// Cfu
module Cfu (
  input               cmd_valid,
  output              cmd_ready,
  input      [9:0]    cmd_payload_function_id,
  input      [31:0]   cmd_payload_inputs_0,
  input      [31:0]   cmd_payload_inputs_1,
  output reg          rsp_valid,
  input               rsp_ready,
  output reg [31:0]   rsp_payload_outputs_0,
  input               reset,
  input               clk
);
wire  [2:0] opcode;
wire  is_setting_mode, is_resetting_acc, is_accumlating, is_loading_upper;
reg         mode;  
reg   [31:0] upper_bitblade_in_a;
reg   [31:0] upper_bitblade_in_b;
wire  [63:0] bitblade_in_a;
wire  [63:0] bitblade_in_b;
wire  [31:0] bitblade_out_c;
assign opcode = cmd_payload_function_id[2:0];
assign is_setting_mode =  (cmd_valid) && (opcode == 0);
assign is_resetting_acc = (cmd_valid) && (opcode == 1);
assign is_loading_upper = (cmd_valid) && (opcode == 2);
assign is_accumlating =   (cmd_valid) && (opcode == 3);
  ...
Size: ~2300 cells after synthesis, roughly 98 flip-flops, roughly 110 I/O pins.
Settings: LEC_CHECK=0, ABC_AREA=1, CAP_MARGIN=20, CORE_MARGIN=2, CORE_UTILIZATION=57, HOLD_SLACK_MARGIN=-0.09, MAX_ROUTING_LAYER=met4, SETUP_SLACK_MARGIN=-0.27, SLEW_MARGIN=20, TNS_END_PERCENT=5; clock period 9.31 ns.
run.sh (not shown) runs the stock make flow with config.mk's settings and CLKGATE_MAP_FILE=.
The baseline completed, yet does not pass: negative setup slack.
Then changed:
==> flow/config.mk (replaced) <==
export PLATFORM = sky130hd
export DESIGN_NAME = Cfu
export DESIGN_NICKNAME = Cfu
export VERILOG_FILES = /design/flow/design.v
export SDC_FILE = /design/flow/constraint.sdc
export NUM_CORES = 4
export LEC_CHECK = 0
export CAP_MARGIN = 20
export CORE_MARGIN = 2
export CORE_UTILIZATION = 40
export SETUP_SLACK_MARGIN = 2.05
export SLEW_MARGIN = 20
==> flow/constraint.sdc (replaced) <==
create_clock -name core_clock -period 13.5 [get_ports {clk}]
set_input_delay 2.7000 -clock core_clock [delete_from_list [all_inputs] [get_ports {clk}]]
set_output_delay 2.7000 -clock core_clock [all_outputs]
set_load 0.01 [all_outputs]
Outcome: The new run completed without violations; clock-buffer cell count does not change; sequential share of layout area increases by 0.44 points; design area decreases by 4.7%; worst hold slack is better by 25 ps; global-route usage decreases by 12 points; register-to-register slack is better by 3100 ps; synthesized area decreases by 3.6%.
Then changed:
--- a/flow/config.mk
+++ b/flow/config.mk
@@ -9,4 +9,3 @@
 export CORE_MARGIN = 2
-export CORE_UTILIZATION = 40
-export SETUP_SLACK_MARGIN = 2.05
+export CORE_UTILIZATION = 51
 export SLEW_MARGIN = 20
Worst hold slack hardly moves.
Sequential share of layout area rose by 0.27 points.
Fmax fell by 0.75%.
Synthesized area does not change.
Wire length hardly moves.
Die area fell by 21%.
Worst setup slack loses 99 ps.
Then changed:
--- a/flow/config.mk
+++ b/flow/config.mk
@@ -7,5 +7,10 @@
 export LEC_CHECK = 0
-export CAP_MARGIN = 20
+export ABC_AREA = 1
+export CAP_MARGIN = 30
+export CELL_PAD_IN_SITES_GLOBAL_PLACEMENT = 1
 export CORE_MARGIN = 2
-export CORE_UTILIZATION = 51
+export CORE_UTILIZATION = 40
+export GPL_TIMING_DRIVEN = 0
+export MAX_ROUTING_LAYER = met4
 export SLEW_MARGIN = 20
+export TNS_END_PERCENT = 20
What happened: Synthesized cell count came out higher by about 28%; utilization decreases by 19 points; fmax climbs by 1.6%.
Then changed:
--- a/flow/config.mk
+++ b/flow/config.mk
@@ -11,5 +11,7 @@
 export CORE_MARGIN = 2
-export CORE_UTILIZATION = 40
-export GPL_TIMING_DRIVEN = 0
+export CORE_UTILIZATION = 56
+export GPL_ROUTABILITY_DRIVEN = 0
+export GPL_TIMING_DRIVEN = 1
 export MAX_ROUTING_LAYER = met4
+export SETUP_SLACK_MARGIN = 1.01
 export SLEW_MARGIN = 20
Outcome: Routed wire length is lower by 8.3%; hold slack stays flat; clock skew is lower by 6.8 ps; via count is higher by 5.4%.
Then changed:
==> flow/config.mk (replaced) <==
export PLATFORM = sky130hd
export DESIGN_NAME = Cfu
export DESIGN_NICKNAME = Cfu
export VERILOG_FILES = /design/flow/design.v
export SDC_FILE = /design/flow/constraint.sdc
export NUM_CORES = 4
export LEC_CHECK = 0
export CAP_MARGIN = 20
export CORE_ASPECT_RATIO = 0.5
export CORE_MARGIN = 2
export CORE_UTILIZATION = 40
export PLACE_DENSITY = 0.91
export SETUP_SLACK_MARGIN = -0.63
export SLEW_MARGIN = 20
After rerunning:
- Now the flow produced a layout that fails on negative setup slack
- global-route usage fell by 9.5 points
- utilization fell by 20 points
- non-clock buffer count rose by 40
- critical path depth fell by 4
- cell count fell by 12%
- count of clock-buffer cells in the layout fell by 1

## run 1
Starting RTL as in the previous note.
==> flow/config.mk <==
export PLATFORM = sky130hd
export DESIGN_NAME = Cfu
export DESIGN_NICKNAME = Cfu
export VERILOG_FILES = /design/flow/design.v
export SDC_FILE = /design/flow/constraint.sdc
export NUM_CORES = 4
export LEC_CHECK = 0
export CAP_MARGIN = 20
export CORE_MARGIN = 2
export CORE_UTILIZATION = 72
export PLACE_DENSITY_LB_ADDON = 0.24
export SLEW_MARGIN = 20
==> flow/constraint.sdc <==
create_clock -name core_clock -period 12.9 [get_ports {clk}]
set_input_delay 2.5800 -clock core_clock [delete_from_list [all_inputs] [get_ports {clk}]]
set_output_delay 2.5800 -clock core_clock [all_outputs]
set_load 0.01 [all_outputs]
Run 1 failed in global routing with GRT-0232.
The following lists how run 2 was set up differently from run 1:
--- a/flow/config.mk
+++ b/flow/config.mk
@@ -9,4 +9,3 @@
 export CORE_MARGIN = 2
-export CORE_UTILIZATION = 72
-export PLACE_DENSITY_LB_ADDON = 0.24
+export CORE_UTILIZATION = 17
 export SLEW_MARGIN = 20
==> flow/constraint.sdc <==
create_clock -name core_clock -period 15.3 [get_ports {clk}]
set_input_delay 3.0600 -clock core_clock [delete_from_list [all_inputs] [get_ports {clk}]]
set_output_delay 3.0600 -clock core_clock [all_outputs]
set_load 0.01 [all_outputs]
### Flow results
- Comparing run 2 against run 1, there is no change at all in total clock buffers created by CTS.
- No stage failed in run 2, and the final checks on the layout all came back clean.
- Run 1 → run 2: synthesis-stage register bit count flat; count of cells resized by post-cts repair -243.
- What run 2 reported for die outline height has to be multiplied by 0.49 to get the figure for run 1.
- Die size of run 2 exceeds that of run 1 by more than 100%.
- NOTE: pre-placement core utilization in run 2 falls short of that of run 1
- Run 2 vs run 1, half-perimeter wire length after placement went up by about 3.3%.
- Between run 2 and run 1, the difference in post-synth area from yosys stat is negligible.
Modified inputs, run 3 compared to run 2
--- a/flow/config.mk
+++ b/flow/config.mk
@@ -9,3 +9,4 @@
 export CORE_MARGIN = 2
-export CORE_UTILIZATION = 17
+export CORE_UTILIZATION = 71
+export PLACE_DENSITY_LB_ADDON = 0.24
 export SLEW_MARGIN = 20
==> flow/constraint.sdc <==
create_clock -name core_clock -period 13.3 [get_ports {clk}]
set_input_delay 2.6600 -clock core_clock [delete_from_list [all_inputs] [get_ports {clk}]]
set_output_delay 2.6600 -clock core_clock [all_outputs]
set_load 0.01 [all_outputs]
==> comparison <==
FAIL run 3 @ global routing: tool exited with error
Summary of the comparison: post-CTS repair timing setup buffer count is higher in run 3, relative to run 2.
Run 3 — worst setup slack before clock tree synthesis 1520 ps lower, run 2 as reference
In run 3 the row count turned out 58 lower than in run 2.
[run 3 vs run 2] post-cts sizing count: higher in run 3
In the reports for run 2 and run 3, the smaller HPWL reported at the end of detailed placement belongs to run 3.
Run 2 → run 3: number of instances in the synthesized netlist flat; placed cell count lost 26%; die area decreased 75%; area figure in the yosys stat output flat; register bit total from synthesis stayed essentially flat.
Run 3 -> run 2: arithmetic-cell share of the synthesized area counting full adders, half adders and majority gates flat
The inputs of run 4 differ from those of run 3 as listed below.
--- a/flow/config.mk
+++ b/flow/config.mk
@@ -9,4 +9,3 @@
 export CORE_MARGIN = 2
-export CORE_UTILIZATION = 71
-export PLACE_DENSITY_LB_ADDON = 0.24
+export CORE_UTILIZATION = 40
 export SLEW_MARGIN = 20
==> flow/constraint.sdc <==
create_clock -name core_clock -period 13.5 [get_ports {clk}]
set_input_delay 2.7000 -clock core_clock [delete_from_list [all_inputs] [get_ports {clk}]]
set_output_delay 2.7000 -clock core_clock [all_outputs]
set_load 0.01 [all_outputs]
## What came out
- No final results exist for run 3, since it was stopped by error GRT-0232 during global routing.
- Run 4: full flow OK, the timing, design-rule and antenna checks passed
- Looking at pre-placement core utilization across run 4 and run 3, the one that comes out lower is run 4.
- Delta (run 4 minus run 3): die boundary width higher; post-synthesis share of cell area spent on xor and xnor gates roughly the same.
- In run 4 relative to run 3, area of the core had gone up by more than half.
- Run 4: overall chip area higher than run 3
- Run 4 vs run 3 — die extent in y climbed by more than a quarter
- On pre-CTS worst setup slack, run 4 does better than run 3.
- Number of nets produced by synthesis: run 4 vs run 3 identical
- Last weighted congestion value of the routability-driven placer, run 4 vs run 3: down by a few percent
- Run 4 vs. run 3: yosys stat cell total held, buffer count from post-CTS setup fixing -16.
Modified inputs, run 5 compared to run 4
--- a/flow/config.mk
+++ b/flow/config.mk
@@ -7,5 +7,12 @@
 export LEC_CHECK = 0
+export ABC_AREA = 1
 export CAP_MARGIN = 20
+export CORE_ASPECT_RATIO = 1.77
 export CORE_MARGIN = 2
-export CORE_UTILIZATION = 40
+export CORE_UTILIZATION = 50
+export CTS_CLUSTER_DIAMETER = 54
+export CTS_CLUSTER_SIZE = 15
+export MAX_ROUTING_LAYER = met4
+export SETUP_SLACK_MARGIN = -1.25
 export SLEW_MARGIN = 20
+export TNS_END_PERCENT = 5
Results
- Sequential share of the synthesized area (run 5 over run 4): decrease, 0.44 points
- Compared to run 4, run 5 has count of standard-cell rows 21% higher.
- Lower synthesis-to-finish area growth was reported by run 5, not run 4.
- The layout from run 5, despite a flow that completed every stage, fails the layout checks, with the failing checks listed as negative setup slack.
- In the reports for run 5 and run 4, the larger combinational gate count belongs to run 5.
#### Input delta (run 6 over run 5)
--- a/flow/config.mk
+++ b/flow/config.mk
@@ -7,3 +7,2 @@
 export LEC_CHECK = 0
-export ABC_AREA = 1
 export CAP_MARGIN = 20
@@ -11,4 +10,4 @@
 export CORE_MARGIN = 2
-export CORE_UTILIZATION = 50
-export CTS_CLUSTER_DIAMETER = 54
+export CORE_UTILIZATION = 69
+export CTS_CLUSTER_DIAMETER = 108
 export CTS_CLUSTER_SIZE = 15
[summary]
Run 6 -> stages 100% | layout checks FAIL | negative setup slack
In run 6 relative to run 5, chip area line of the yosys report had gone down by a few percent.
Summary of run 6 over run 5: synthesized netlist cell count down about 22%; final instance count without filler cells now sits lower.

Setup of build 63:
Starting RTL as in the previous note.
Settings: LEC_CHECK=0, CAP_MARGIN=20, CORE_MARGIN=2, CORE_UTILIZATION=71, PLACE_DENSITY_LB_ADDON=0.24, SLEW_MARGIN=20; clock period 13.2 ns.
global routing: build 63 exited with error
The following lists how build 90 was set up differently from build 63:
-- flow/config.mk --
<<< build 63, line 9
export CORE_MARGIN = 2
export CORE_UTILIZATION = 71
export PLACE_DENSITY_LB_ADDON = 0.24
export SLEW_MARGIN = 20
>>> build 90, line 9
export CORE_MARGIN = 2
export CORE_UTILIZATION = 66
export SLEW_MARGIN = 20
==> flow/constraint.sdc <==
create_clock -name core_clock -period 11.2 [get_ports {clk}]
set_input_delay 2.2400 -clock core_clock [delete_from_list [all_inputs] [get_ports {clk}]]
set_output_delay 2.2400 -clock core_clock [all_outputs]
set_load 0.01 [all_outputs]
[summary]
Final checks on build 90, whose flow otherwise completed, came back failing, citing negative setup slack. Cmp build 63 and build 90 / floorplan core area / higher: build 90. Post-cts repair resize count was lower in build 63 than in build 90. Compared with build 63, buffer count from post-CTS setup fixing in build 90 increased by a few percent. Comparing build 90 against build 63, there is no change at all in total number of H-tree levels.
## Diff of input files: build 67 against build 90
-- flow/config.mk --
<<< build 90, line 9
export CORE_MARGIN = 2
export CORE_UTILIZATION = 66
export SLEW_MARGIN = 20
>>> build 67, line 9
export CORE_MARGIN = 2
export CORE_UTILIZATION = 72
export PLACE_DENSITY = 0.64
export SLEW_MARGIN = 20
==> flow/constraint.sdc <==
create_clock -name core_clock -period 11.1 [get_ports {clk}]
set_input_delay 2.2200 -clock core_clock [delete_from_list [all_inputs] [get_ports {clk}]]
set_output_delay 2.2200 -clock core_clock [all_outputs]
set_load 0.01 [all_outputs]
## What came out
Stage in which a tool error killed build 67: global routing. Build 67 vs. build 90: xor-xnor portion of the synthesized cell area now sits at about the same level; instance area at placement barely changed; placed wire-length estimate moved up. Build 67 against build 90: number of core rows decreased by 3 relative to the old numbers; effective utilization at floorplan +7.0 points; area of the core shrank by 9.5%. Mux cell area share after synthesis across build 90 and build 67: no real change. Compared with build 90, in build 67 post-placement worst setup slack now sits lower; floorplan die height -about 4%; die size decreased by 8.1% relative to the old numbers.

## red
Cfu again, from the RTL that the note above started with.
Settings: LEC_CHECK=0, CAP_MARGIN=20, CORE_MARGIN=7, CORE_UTILIZATION=19, CTS_CLUSTER_DIAMETER=113, CTS_CLUSTER_SIZE=45, GPL_ROUTABILITY_DRIVEN=0, GPL_TIMING_DRIVEN=0, MAX_ROUTING_LAYER=met5, MIN_ROUTING_LAYER=met1, SETUP_SLACK_MARGIN=1.41, SLEW_MARGIN=15; clock period 8.71 ns.
The final report for red shows a completed flow and a layout that fails verification, specifically negative setup slack.
Here is what was changed in the inputs of blue compared with red.
# red
export LEC_CHECK = 0
export CAP_MARGIN = 20
export CORE_MARGIN = 7
export CORE_UTILIZATION = 19
export CTS_CLUSTER_DIAMETER = 113
export CTS_CLUSTER_SIZE = 45
export GPL_ROUTABILITY_DRIVEN = 0
export GPL_TIMING_DRIVEN = 0
export MAX_ROUTING_LAYER = met5
export MIN_ROUTING_LAYER = met1
export SETUP_SLACK_MARGIN = 1.41
export SLEW_MARGIN = 15
create_clock -name core_clock -period 8.71 [get_ports {clk}]
# blue
export LEC_CHECK = 0
export CAP_MARGIN = 20
export CORE_MARGIN = 2
export CORE_UTILIZATION = 40
export SLEW_MARGIN = 20
create_clock -name core_clock -period 11.1 [get_ports {clk}]
--- outcome ---
blue leaves more setup margin than red. Buffer levels on the longest clock path came out exactly the same in blue and red. blue: cell area after layout higher than red. red -> blue: area fraction in mux cells delta 0, exact match. blue: flow complete, layout not clean; failing: negative setup slack. In blue the slew at the pin closest to its max-slew limit turned out 0.020 ns higher than in red. blue drops more vias than red. red → blue: total die area fell 55%, die width fell about 33%, insertion delay at the late pin of the worst-skew pair about even.
Changes in green relative to blue:
# blue
export LEC_CHECK = 0
export CAP_MARGIN = 20
export CORE_MARGIN = 2
export CORE_UTILIZATION = 40
export SLEW_MARGIN = 20
create_clock -name core_clock -period 11.1 [get_ports {clk}]
# green
export LEC_CHECK = 0
export CAP_MARGIN = 20
export CORE_MARGIN = 2
export CORE_UTILIZATION = 71
export CTS_CLUSTER_SIZE = 36
export SLEW_MARGIN = 20
create_clock -name core_clock -period 12.7 [get_ports {clk}]
[summary]
green: GRT-0232 in global routing (5_1_grt) -> run aborted
Per the comparison of green with blue, yosys synthesis chip area held steady; core box area went down by 44%; die size shows a reduction of 43%.
#### Input delta (orange over green)
# green
export LEC_CHECK = 0
export CAP_MARGIN = 20
export CORE_MARGIN = 2
export CORE_UTILIZATION = 71
export CTS_CLUSTER_SIZE = 36
export SLEW_MARGIN = 20
create_clock -name core_clock -period 12.7 [get_ports {clk}]
# orange
export LEC_CHECK = 0
export CAP_MARGIN = 20
export CORE_MARGIN = 2
export CORE_UTILIZATION = 71
export CTS_CLUSTER_SIZE = 45
export GPL_ROUTABILITY_DRIVEN = 1
export MAX_ROUTING_LAYER = met5
export MIN_ROUTING_LAYER = met1
export PLACE_DENSITY_LB_ADDON = 0.25
export SETUP_SLACK_MARGIN = -0.16
export SLEW_MARGIN = 40
export TNS_END_PERCENT = 5
create_clock -name core_clock -period 12.7 [get_ports {clk}]
Results
Completing all stages was not enough for orange: its layout failed the final checks because of negative setup slack.
orange -> green: number of distinct library cells after synthesis delta 0, exact match
Re standard-cell row count: no difference whatsoever between green and orange.
Post-synth tally of flip-flops with integrated enable delta (orange -> green): insignificant
green → orange: placement-stage cell area fell about 0.8%; global placer's final weighted congestion fell about 7%.
